## Microprocessor
module Microprocessor(
    input oscillator,
    input reset,
    input [7:0] instruction,
    output [6:0] seg1,
    output [6:0] seg2,
    output [6:0] seg3,
    output [6:0] seg4,
    output [7:0] PC
);
Size: roughly 300 flip-flops, about 46 I/O pins, roughly 16000 µm² of cells after synthesis.
clock: 5.68 ns
lec_check: 0
abc_area: 1
cap_margin: 20
core_margin: 2
core_utilization: 72
max_routing_layer: met4
place_density: 0.64
slew_margin: 5
run.sh (not shown) runs the stock make flow with config.mk's settings and CLKGATE_MAP_FILE=.
The first run did not get past global routing.
Next try:
- ABC_AREA: 1 -> unset
- CORE_UTILIZATION: 72 -> 68
- MAX_ROUTING_LAYER: met4 -> unset
- PLACE_DENSITY: 0.64 -> unset
- SLEW_MARGIN: 5 -> 20
- clock period: 5.68 -> 11.2 ns (I/O delays scaled with it)
The changed run finished clean.
Synthesized cell count went down by 30%.
Synthesized area is higher by 2.4%.
Die size is higher by 8.2%.
Next try:
- ABC_AREA: unset -> 1
- CORE_UTILIZATION: 68 -> 72
- SLEW_MARGIN: 20 -> 40
- clock period: 11.2 -> 5.68 ns (I/O delays scaled with it)
Effect: The new run failed in global routing, error GRT-0232. Area after synthesis came out lower by 2.4%. Synthesized cell count went up by 44%. Die area shrinks by 7.6%.


== run 1 ==
The RTL this note starts from:
==> flow/design.v <==
`timescale 1ns / 1ps
module ALU(
    input [7:0] A,
    input [7:0] B,
    output [7:0] Y
    );    
    assign Y = A + B;
endmodule
`timescale 1ns / 1ps
module ControlUnit(
    input [1:0] op,
    output reg ALUControl,
    output reg RegWrite,
    output reg MemRead,
    output reg MemWrite,
    output reg Branch
    );
    always @(op) begin
        case (op)
            2'b00: begin  
                ALUControl <= 1;
                RegWrite <= 1;
                MemRead <= 0;
                MemWrite <= 0;
                Branch <= 0;
            end
            2'b01: begin  
                ALUControl <= 0;
                RegWrite <= 1;
                MemRead <= 1;
                MemWrite <= 0;
                Branch <= 0;
            end
            2'b10: begin  
                ALUControl <= 0;
                RegWrite <= 0;
                MemRead <= 0;
                MemWrite <= 1;
                Branch <= 0;
            end
            2'b11: begin  
                ALUControl <= 0;
                RegWrite <= 0;
                MemRead <= 0;
                MemWrite <= 0;
                Branch <= 1;
            end
        endcase
    end
endmodule
`timescale 1ns / 1ps
module DataMemory(
	 input reset, 
    input clk,
    input [7:0] address,
    input [7:0] writeData,
    input MemWrite,
    input MemRead,
    output [7:0] readData
    );
    wire [7:0] memory [31:0];
    wire [4:0] index = address[4:0];
    genvar g;
    generate
        for (g = 0; g < 32; g = g + 1) begin : word
            reg [7:0] q;
            always @(posedge clk or posedge reset) begin
                if (reset)
                    q <= (g < 16) ? g : (8'd0 - (g - 16));
                else if (MemWrite && index == g)
                    q <= writeData;
            end
            assign memory[g] = q;
        end
    endgenerate
    assign readData = (MemRead) ? memory[index] : writeData;
endmodule
`timescale 1ns / 1ps
module Hex_to_7seg(
    input [3:0] hex,
    output reg [6:0] seg
    );
    always @ (hex) begin
        case (hex)
            4'd0: seg = 7'b0111111;  
            4'd1: seg = 7'b0000110;  
            4'd2: seg = 7'b1011011;  
            4'd3: seg = 7'b1001111;  
            4'd4: seg = 7'b1100110;  
            4'd5: seg = 7'b1101101;  
            4'd6: seg = 7'b1111101;  
            4'd7: seg = 7'b0000111;  
            4'd8: seg = 7'b1111111;  
            4'd9: seg = 7'b1101111;  
            4'd10: seg = 7'b1110111;  
            4'd11: seg = 7'b1111100;  
            4'd12: seg = 7'b0111001;  
            4'd13: seg = 7'b1011110;  
            4'd14: seg = 7'b1111001;  
            4'd15: seg = 7'b1110001;  
            default: seg = 7'b0000000;  
        endcase
    end
endmodule
`timescale 1ns / 1ps
module ProgramCounter(
    input clk,
    input reset,
    input [7:0] nextPC,
    output reg [7:0] PC
    );
    always @(posedge clk or posedge reset) begin
        if (reset)
            PC <= 8'b0;
        else
            PC <= nextPC;
    end
endmodule
`timescale 1ns / 1ps
module RegisterFile(
	 input reset,
    input [1:0] rs, rt, rd,
    input [7:0] writeData,
    input RegWrite,
    input clk,
    output [7:0] rsData, rtData
    );
    reg [7:0] registers [3:0];
always @(posedge clk or posedge reset) begin
    if (reset) begin
        registers[0] <= 8'b00000000;
        registers[1] <= 8'b00000000;
        registers[2] <= 8'b00000000;
        registers[3] <= 8'b00000000;
    end else if (RegWrite) begin
        registers[rd] <= writeData;
    end
end
    assign rsData = registers[rs];
    assign rtData = registers[rt];
endmodule
`timescale 1ns / 1ps
module Microprocessor(
    input oscillator,
    input reset,
    input [7:0] instruction,
    output [6:0] seg1,
    output [6:0] seg2,
    output [6:0] seg3,
    output [6:0] seg4,
    output [7:0] PC
);
    wire clk;
    wire [7:0] nextPC;
    wire [1:0] rs, rt, rd, RegisterDestination, operation;
    wire [7:0] rsData, rtData, writeData, ALUResult, MemoryResult, MemoryAddress;
    wire RegWrite, MemRead, MemWrite, Branch;
    assign clk = oscillator;
    assign rs = instruction[5:4];
    assign rt = instruction[3:2];
    assign rd = instruction[1:0];
    assign operation = instruction[7:6];
    ControlUnit cu(
        .op(instruction[7:6]),
        .ALUControl(ALUControl),
        .RegWrite(RegWrite),
        .MemRead(MemRead),
        .MemWrite(MemWrite),
        .Branch(Branch)
    );
	 assign writeData = (operation==2'b00) ? ALUResult 
	 			: (operation == 2'b11) ? {6'b000000, rd}
	 			: MemoryResult;
	 assign RegisterDestination = ALUControl ? rd : rt;
    RegisterFile rf(
        .reset(reset),
        .rs(rs),
        .rt(rt),
        .rd(RegisterDestination),
        .writeData(writeData),
        .RegWrite(RegWrite),
        .clk(clk),
        .rsData(rsData),
        .rtData(rtData)
    );
    ALU alu(
        .A(rsData),
        .B(rtData),
        .Y(ALUResult)
    );
	 assign MemoryAddress = (rd == 2'b00) ? rsData :
									(rd ==2'b01) ? rsData + 8'b00000001:
									(rd ==2'b10) ? rsData - 8'b00000010:
									(rd ==2'b11) ? rsData - 8'b00000001 :
									rsData;
    DataMemory dm(
        .reset(reset),
        .clk(clk),
        .address(MemoryAddress),
        .writeData(rtData),
        .MemWrite(MemWrite),
        .MemRead(MemRead),
        .readData(MemoryResult)
    );
    ProgramCounter pc(
        .clk(clk),
        .reset(reset),
        .nextPC(nextPC),
        .PC(PC)
    );
	 assign nextPC = (rd == 2'b00) ? PC + 1 :
                    (rd == 2'b01) ? (Branch ? PC + 2 : PC + 1) :
                    (rd == 2'b10) ? (Branch ? PC - 1 : PC + 1) :
                    (rd == 2'b11) ? (Branch ? PC : PC + 1) :
                    PC + 1;
    Hex_to_7seg display1(
        .hex(writeData[7:4]),
        .seg(seg1)
    );
    Hex_to_7seg display2(
        .hex(writeData[3:0]),
        .seg(seg2)
    );
	 Hex_to_7seg display3(
        .hex(PC[7:4]),
        .seg(seg3)
    );
    Hex_to_7seg display4(
        .hex(PC[3:0]),
        .seg(seg4)
    );
endmodule
export LEC_CHECK = 0
export ABC_AREA = 1
export CAP_MARGIN = 5
export CELL_PAD_IN_SITES_GLOBAL_PLACEMENT = 2
export CORE_MARGIN = 10
export CORE_UTILIZATION = 27
export CTS_CLUSTER_DIAMETER = 333
export CTS_CLUSTER_SIZE = 15
export GPL_ROUTABILITY_DRIVEN = 0
export GPL_TIMING_DRIVEN = 0
export MIN_ROUTING_LAYER = met2
export SLEW_MARGIN = 35
export TNS_END_PERCENT = 85
create_clock -name core_clock -period 10.0 [get_ports {oscillator}]
Run 1 | stages: all done | timing, DRC, antenna: all pass
Input-level comparison between run 2 and run 1:
- swapping 5 for 20 in CAP_MARGIN
- swapping 27 for 40 in CORE_UTILIZATION
- clearing GPL_ROUTABILITY_DRIVEN, which used to be 0
- clearing CTS_CLUSTER_DIAMETER, which used to be 333
- clearing TNS_END_PERCENT, which used to be 85
- swapping 10 for 2 in CORE_MARGIN
- swapping 35 for 20 in SLEW_MARGIN
- clearing GPL_TIMING_DRIVEN, which used to be 0
- clearing MIN_ROUTING_LAYER, which used to be met2
- clearing ABC_AREA, which used to be 1
- clearing CTS_CLUSTER_SIZE, which used to be 15
- clearing CELL_PAD_IN_SITES_GLOBAL_PLACEMENT, which used to be 2
--- outcome ---
- Summary: with run 1 as the reference, clock buffer count in run 2 moved up by more than 10%.
- In run 2 relative to run 1, first-iteration DRC count had gone down by more than a quarter.
- Relative contribution of sequential cells to total power ends up lower on run 2.
- Run 1 reports its critical path launch point as instruction[0] while run 2 reports instruction[5].
- For the power share of the combinational group, run 2 came in 3.7 points higher than run 1 did.
- Looking only at power, and setting everything else aside, the higher value of run 2 and run 1 goes to run 2.
diff inputs: run 2 => run 3
- changing the clock period (ns, I/O delays scaled along) from 10.0 to 9.77
==> results <==
Sort run 2 and run 3 by total leakage power, descending, and run 3 comes first. Looking at overall power of the completed layout across run 2 and run 3, the one that comes out lower is run 2. Looking at global-route usage over all layers, run 3 sits 0.28 points below run 2. Met1 track demand over resource in run 3 vs run 2: down 0.20 points. Diff run 2 -> run 3: pin count of the biggest net entering global routing has increased; maximum single-stage delay on the critical path has decreased; logic area has increased; total non-filler cell area in the finished layout has increased; area added between synthesis and finish has increased. As far as post-synthesis async set-or-reset flop share goes, run 3 and run 2 are indistinguishable; the numbers are identical.
No activity file was given, so power comes from the tool's default toggle rates.
